job 4630:
// cpu_system
module cpu_system(
    input          clk,
    input          reset,
    output         imem_read,
    output [5:0]   imem_addr,
    input  [127:0] imem_rdata,
    input          imem_busywait,
    output         dmem_read,
    output         dmem_write,
    output [5:0]   dmem_addr,
    output [31:0]  dmem_wdata,
    input  [31:0]  dmem_rdata,
    input          dmem_busywait,
    output         ret_valid,
    output [31:0]  ret_pc,
    output         ret_rf_we,
    output [2:0]   ret_rf_waddr,
    output [7:0]   ret_rf_wdata
);
For scale: ~1,200 flip-flops, ~260 I/O pins, about 54,000 um2 of cells after synthesis.
make LEC_CHECK=0 CAP_MARGIN=20 CELL_PAD_IN_SITES_GLOBAL_PLACEMENT=0 CORE_MARGIN=2 CORE_UTILIZATION=70 CTS_CLUSTER_SIZE=20 GPL_ROUTABILITY_DRIVEN=0 MAX_ROUTING_LAYER=met4 MIN_ROUTING_LAYER=met1 PLACE_DENSITY=0.61 SETUP_SLACK_MARGIN=2.1 SLEW_MARGIN=20 TNS_END_PERCENT=50 finish   # period 8.09 ns
run.sh (not shown) runs the stock make flow with config.mk's settings and CLKGATE_MAP_FILE=.
From the logs: job 4630 reached the end of the flow and failed the layout checks with setup timing.
[inputs] job 4637 vs job 4630
Settings: clearing GPL_ROUTABILITY_DRIVEN, which used to be 0; clearing MIN_ROUTING_LAYER, which used to be met1; clearing PLACE_DENSITY, which used to be 0.61; swapping 70 for 40 in CORE_UTILIZATION; clearing SETUP_SLACK_MARGIN, which used to be 2.1; clearing TNS_END_PERCENT, which used to be 50; clearing CELL_PAD_IN_SITES_GLOBAL_PLACEMENT, which used to be 0; clearing MAX_ROUTING_LAYER, which used to be met4; clearing CTS_CLUSTER_SIZE, which used to be 20; swapping 8.09 for 9.72 in the clock period (ns, I/O delays scaled along).
[summary]
- In the metrics for job 4630 and job 4637, the one carrying the higher number of standard cells in the layout, taps in and fillers out is job 4637.
- Job 4637 ended up with mux4_2 as its slowest stage cell on the critical path; job 4630 ended up with a222oi_1.
- [compare] base=job 4630 new=job 4637: critical path depth lower, switching power of the nets lower, share of the cycle needed by the critical path after routing lower.
- Job 4637 ended with every stage complete and zero timing, DRC or antenna violations.
- Summary of the comparison: proportion of power drawn by combinational gates is lower in job 4637, relative to job 4630.
For job 7835, these inputs were changed with respect to job 4637:
Settings: swapping 40 for 66 in CORE_UTILIZATION; swapping 9.72 for 4.8 in the clock period (ns, I/O delays scaled along).
Notes after the runs:
Critical path depth delta for job 7835 relative to job 4637: 18% higher
Vias: job 7835 above job 4637
Leakage power of job 7835 exceeds that of job 4637 by more than 10%.
Compared with job 4637, job 7835 shows width of the die lower by 81 um.
On relative slew slack, job 4637 beats job 7835.
Taking job 4637 as 1.0, job 7835 lands at 2.0 on power density normalized to cell area.
Every stage of job 7835 finished as expected; the final checks, on the other hand, flagged setup timing, which means the layout fails.
Changes in job 6619 relative to job 7835:
Settings: changing CORE_UTILIZATION from 66 to 58; changing the clock period (ns, I/O delays scaled along) from 4.8 to 5.4.
Job 6619 had finished all stages when the layout checks came back failing, citing setup timing.
When job 6619 is set beside job 7835, its wire length turns out to be about 26% smaller.
Summary of job 6619 over job 7835: flop share of the area comparable; clock buffer count went up 9.9%; via count now sits lower; total number of multi-input combinational cells now sits at about the same level; total track usage now smaller.

Starting RTL as in the previous note.
==> flow/design.v (excerpt) <==
module cpu_system(
    input          clk,
    input          reset,
    output         imem_read,
    output [5:0]   imem_addr,
    input  [127:0] imem_rdata,
    input          imem_busywait,
    output         dmem_read,
    output         dmem_write,
    output [5:0]   dmem_addr,
    output [31:0]  dmem_wdata,
    input  [31:0]  dmem_rdata,
    input          dmem_busywait,
    output         ret_valid,
    output [31:0]  ret_pc,
    output         ret_rf_we,
    output [2:0]   ret_rf_waddr,
    output [7:0]   ret_rf_wdata
);
Settings: LEC_CHECK=0, CAP_MARGIN=20, CELL_PAD_IN_SITES_GLOBAL_PLACEMENT=1, CORE_ASPECT_RATIO=1.79, CORE_MARGIN=2, CORE_UTILIZATION=17, GPL_ROUTABILITY_DRIVEN=1, PLACE_DENSITY=0.53, SETUP_SLACK_MARGIN=3.56, SLEW_MARGIN=20, TNS_END_PERCENT=35; clock period 16.2 ns.
==> next run, changes <==
- CELL_PAD_IN_SITES_DETAIL_PLACEMENT: default -> 1
- CELL_PAD_IN_SITES_GLOBAL_PLACEMENT: 1 -> default
- CORE_ASPECT_RATIO: 1.79 -> default
- CORE_UTILIZATION: 17 -> 40
- GPL_ROUTABILITY_DRIVEN: 1 -> default
- PLACE_DENSITY: 0.53 -> default
- SETUP_SLACK_MARGIN: 3.56 -> default
- TNS_END_PERCENT: 35 -> default
- clock period: 16.2 -> 9.0 ns (I/O delays scaled with it)
What happened:
- With this change the flow completed and failed the layout checks on setup timing
- sequential power increases by 80%
- cell area increases by 0.91%
- worst hold slack is better by 0.0031 ns
- core utilization increases by 29 points
- global-route usage increases by 13 points
- total power increases by 85%
- final cell count decreases by 25%
- clock power increases by 73%
==> next run, changes <==
- CELL_PAD_IN_SITES_DETAIL_PLACEMENT: 1 -> default
- CORE_UTILIZATION: 40 -> 66
- CTS_CLUSTER_SIZE: default -> 17
- SETUP_SLACK_MARGIN: default -> 0.83
- clock period: 9.0 -> 5.4 ns (I/O delays scaled with it)
What happened: The changed run produced a layout that fails on setup timing; final area rose by a few percent; sequential power goes up by well over a third; via count climbs by about a fifth; count of clock-buffer cells in the layout came out lower by 17; sequential cell count is unchanged; first-iteration DRC count increases by well over a third; power goes up by well over a third; worst hold slack improved by 0.030 ns.
==> next run, changes <==
- CELL_PAD_IN_SITES_GLOBAL_PLACEMENT: default -> 1
- CORE_ASPECT_RATIO: default -> 1.58
- CORE_UTILIZATION: 66 -> 61
- CTS_CLUSTER_SIZE: 17 -> 34
- GPL_ROUTABILITY_DRIVEN: default -> 0
- HOLD_SLACK_MARGIN: default -> 0.29
- MIN_ROUTING_LAYER: default -> met1
- PLACE_DENSITY_LB_ADDON: default -> 0.01
- SETUP_SLACK_MARGIN: 0.83 -> 1.57
The changed run finished but fails on setup timing.
Routed wire length fell by 16%.
Setup slack improves by 0.15 ns.
Non-clock buffer count rose by 11.
Area after synthesis is unchanged.
Sequential share of layout area rose by 0.40 points.
Combinational power fell by 6.5%.
Power fell by 4.0%.
Core utilization fell by 7.2 points.
Power is estimated from default activity; no workload was simulated.
